## job 9255
## processor_main
module processor_main(
		input  clk, reset_n,                       
		input  [31:0] dmem_datain, 
		input  [31:0] imem_data,                   
		output [31:0] dmem_addr, dmem_dataout, PC,
		output dmem_rw, io_rw
   );
Size: roughly 1,500 flip-flops, roughly 160 I/O pins, roughly 78,000 µm² of cells after synthesis.
export LEC_CHECK = 0
export CAP_MARGIN = 0
export CORE_MARGIN = 2
export CORE_UTILIZATION = 70
export CTS_CLUSTER_DIAMETER = 34
export CTS_CLUSTER_SIZE = 18
export SETUP_SLACK_MARGIN = 0.99
export SLEW_MARGIN = 20
create_clock -name core_clock -period 7.11 [get_ports {clk}]
run.sh (not shown) runs the stock make flow with config.mk's settings and CLKGATE_MAP_FILE=.
Stage in which a tool error killed job 9255: global routing.
diff inputs: job 9255 => job 9973
diff --git a/flow/config.mk b/flow/config.mk
--- a/flow/config.mk
+++ b/flow/config.mk
@@ -8 +8 @@
-export CAP_MARGIN = 0
+export CAP_MARGIN = 20
@@ -12 +12 @@
-export CTS_CLUSTER_SIZE = 18
+export CTS_CLUSTER_SIZE = 21
Notes after the runs:
Seen in the log of job 9973: GRT-0116 during global routing, after which the run never completed. Comparing job 9255 against job 9973, there is no change at all in I/O pin count. As far as cell area after placement goes, job 9255 and job 9973 are indistinguishable; the numbers are identical. Number of CTS-inserted buffers: job 9973 vs job 9255 identical. Row count came out exactly the same in job 9973 and job 9255. Diff job 9973..job 9255 | fraction of the yosys area taken by sequential cells | negligible. Count of placed standard cells including taps: job 9255 vs job 9973 identical. Reported for job 9973 and job 9255, area of the die turned out identical to the last digit. Diff job 9255..job 9973 | number of instances resized during post-cts repair | unchanged.
Input-level comparison between job 1557 and job 9973:
diff --git a/flow/config.mk b/flow/config.mk
--- a/flow/config.mk
+++ b/flow/config.mk
@@ -10,4 +10,2 @@
-export CORE_UTILIZATION = 70
-export CTS_CLUSTER_DIAMETER = 34
-export CTS_CLUSTER_SIZE = 21
-export SETUP_SLACK_MARGIN = 0.99
+export CORE_UTILIZATION = 40
+export SETUP_SLACK_MARGIN = 2.27
==> flow/constraint.sdc <==
create_clock -name core_clock -period 10.2 [get_ports {clk}]
set_input_delay 2.0400 -clock core_clock [delete_from_list [all_inputs] [get_ports {clk}]]
set_output_delay 2.0400 -clock core_clock [all_outputs]
set_load 0.01 [all_outputs]
Results
[compare] base=job 9973 new=job 1557: xor and xnor fraction of the mapped netlist area held steady; die size higher; worst setup slack before clock tree synthesis went up by 0.91 ns; initial cell density of the core shows a reduction of 30 points.
From job 9973 to job 1557 the numbers moved as follows: post-cts sizing count went down by 153; placed standard-cell area was more or less identical; placed wire-length estimate after detailed placement went up by about 2%.
Job 1557: no failed stages, no open violations at the end
Here is what was changed in the inputs of job 982 compared with job 1557.
diff --git a/flow/config.mk b/flow/config.mk
--- a/flow/config.mk
+++ b/flow/config.mk
@@ -10,2 +10 @@
-export CORE_UTILIZATION = 40
-export SETUP_SLACK_MARGIN = 2.27
+export CORE_UTILIZATION = 9
==> flow/constraint.sdc <==
create_clock -name core_clock -period 17.5 [get_ports {clk}]
set_input_delay 3.5000 -clock core_clock [delete_from_list [all_inputs] [get_ports {clk}]]
set_output_delay 3.5000 -clock core_clock [all_outputs]
set_load 0.01 [all_outputs]
[summary]
Job 982 -> job 1557: final antenna-violating net count delta 0, exact match
For worst hold slack, job 982 and job 1557 come out practically identical.
Job 982 vs job 1557, clock share of power went down by 0.3 points.
Comparing job 982 and job 1557, the lower global-route wire length before repair is on job 1557.
Going from job 1557 to job 982, the leakage power was found to have gone down by 0.91 nW.

* * *

Starting RTL as in the previous note.
// processor_main
module processor_main(
		input  clk, reset_n,                       
		input  [31:0] dmem_datain, 
		input  [31:0] imem_data,                   
		output [31:0] dmem_addr, dmem_dataout, PC,
		output dmem_rw, io_rw
   );
	reg [31:0] PFD_PC, PDE_PC, PEM_PC, PMW_PC, PFD_INST, PDE_IMM, PDE_RS1, PDE_RS2, PEM_RS2, PEM_PCADDIMM, PMW_PCADDIMM, PEM_ALUOUT, 
				  PEM_CALOUT, PMW_CALOUT, PMW_DOUT;				  
	reg [2:0] PDE_F3;
	reg PDE_F7, PDE_CTRL_MEMWRITE, PEM_CTRL_MEMWRITE, PDE_CTRL_REGWRITE, PEM_CTRL_REGWRITE, PMW_CTRL_REGWRITE, PDE_CTRL_ALUSRC, 
		 PDE_CRTL_IMMTOREG, PEM_BRANCHFLAG, PFD_TAKENFLAG, PDE_TAKENFLAG, PEM_TAKENFLAG;
	reg [1:0] PDE_CTRL_ALUOP, PDE_CTRL_BRANCH, PDE_CTRL_REGWRITESEL, PEM_CTRL_BRANCH, PEM_CTRL_REGWRITESEL, PMW_CTRL_REGWRITESEL;
	reg [4:0] PDE_RDA, PEM_RDA, PMW_RDA;
	wire STALL, PFD_FLUSH, PDE_FLUSH, TAKENFLAG;
	assign PC = PFD_PC;
	wire ALU_BRANCHFLAG, ALU_BRANCHFLAG_int;	
  ...
Settings: LEC_CHECK=0, CAP_MARGIN=20, CORE_ASPECT_RATIO=1.16, CORE_MARGIN=2, CORE_UTILIZATION=58, CTS_CLUSTER_SIZE=12, PLACE_DENSITY=0.64, SLEW_MARGIN=20, TNS_END_PERCENT=95; clock period 13.9 ns.
Change:
- CORE_UTILIZATION: 58 -> 70
- CTS_CLUSTER_DIAMETER: unset -> 97
- clock period: 13.9 -> 14.4 ns (I/O delays scaled with it)
Result: The changed run never finished: it broke off in global routing, error ODB-0269; synthesized cell count stays the same; area after synthesis is unchanged; die size shrinks by 17%.

* * *

v1:
processor_main again, from the RTL that the note above started with.
Settings: LEC_CHECK=0, CAP_MARGIN=20, CORE_ASPECT_RATIO=1.16, CORE_MARGIN=2, CORE_UTILIZATION=65, CTS_CLUSTER_SIZE=58, SETUP_SLACK_MARGIN=1.5, SLEW_MARGIN=20, TNS_END_PERCENT=95; clock period 5.71 ns.
v1 is listed as incomplete: the tool reported an error in global routing and the run ended there.
What v10 does differently from v1 at the input level:
Settings: clearing CTS_CLUSTER_SIZE, which used to be 58; clearing SETUP_SLACK_MARGIN, which used to be 1.5; clearing CORE_ASPECT_RATIO, which used to be 1.16; swapping 65 for 56 in CORE_UTILIZATION; clearing TNS_END_PERCENT, which used to be 95; swapping 5.71 for 10.2 in the clock period (ns, I/O delays scaled along).
### Flow results
v10 | stages: all done | timing, DRC, antenna: all pass. v1 did not finish; a tool error ended it in global routing. Side by side, post-cts resize count turned out lower in v10 than in v1. Side by side, die outline width turned out higher in v10 than in v1. Compared to v1, v10 has placed instance area 0.0054 mm² lower. v1 has higher count of placed standard cells including taps than v10. Lower die area among v10 and v1: v1. In the flow results for v10 and v1, the post-placement worst setup slack is larger on v10. Chip area from the yosys synthesis statistics: v1 vs v10 identical.
diff inputs: v10 => v4
Settings: a change of CORE_UTILIZATION from 56 to 65; a change of the clock period (ns, I/O delays scaled along) from 10.2 to 7.3.
## What came out
v4 did not finish; the tool stopped in global routing with error ODB-0269.
Diff v10..v4 | synthesized area divided by synthesized cell count | unchanged
Going from v10 to v4, post-place instance area grew by a few percent.
[v4 vs v10] core area: lower in v4
As far as area after synthesis goes, v4 and v10 are indistinguishable; the numbers are identical.
Die extent in x in v4 is 7.1% below v10.
Going from v10 to v4, the number of buffers inserted to repair setup after CTS was found to have gone up by 4.
v4 against v10: number of core rows fell by about 7%; post-placement cell count went up; setup slack at placement fell 1.11 ns.
--- input diff v4..v27 ---
Settings: CORE_UTILIZATION: 65 -> 68; CTS_CLUSTER_SIZE: unset -> 98; ABC_AREA: unset -> 1; the clock period (ns, I/O delays scaled along): 7.3 -> 5.91.
==> comparison <==
Run status, v27: aborted in global routing, error GRT-0116. Run status, v4: aborted in global routing, error ODB-0269. Diff v4 -> v27 | number of buffers created by CTS | down slightly. [compare] base=v4 new=v27: proportion of synthesized chip area in sequential cells fell 1.2 points, die area fell 0.0028 mm², area share of and/or/nand/nor cells after synthesis rose 9.1 points, post-synth design cell area rose about 2.2%, total cell area at the placement stage rose 2.5%.
Power and IR drop assume default switching activity.
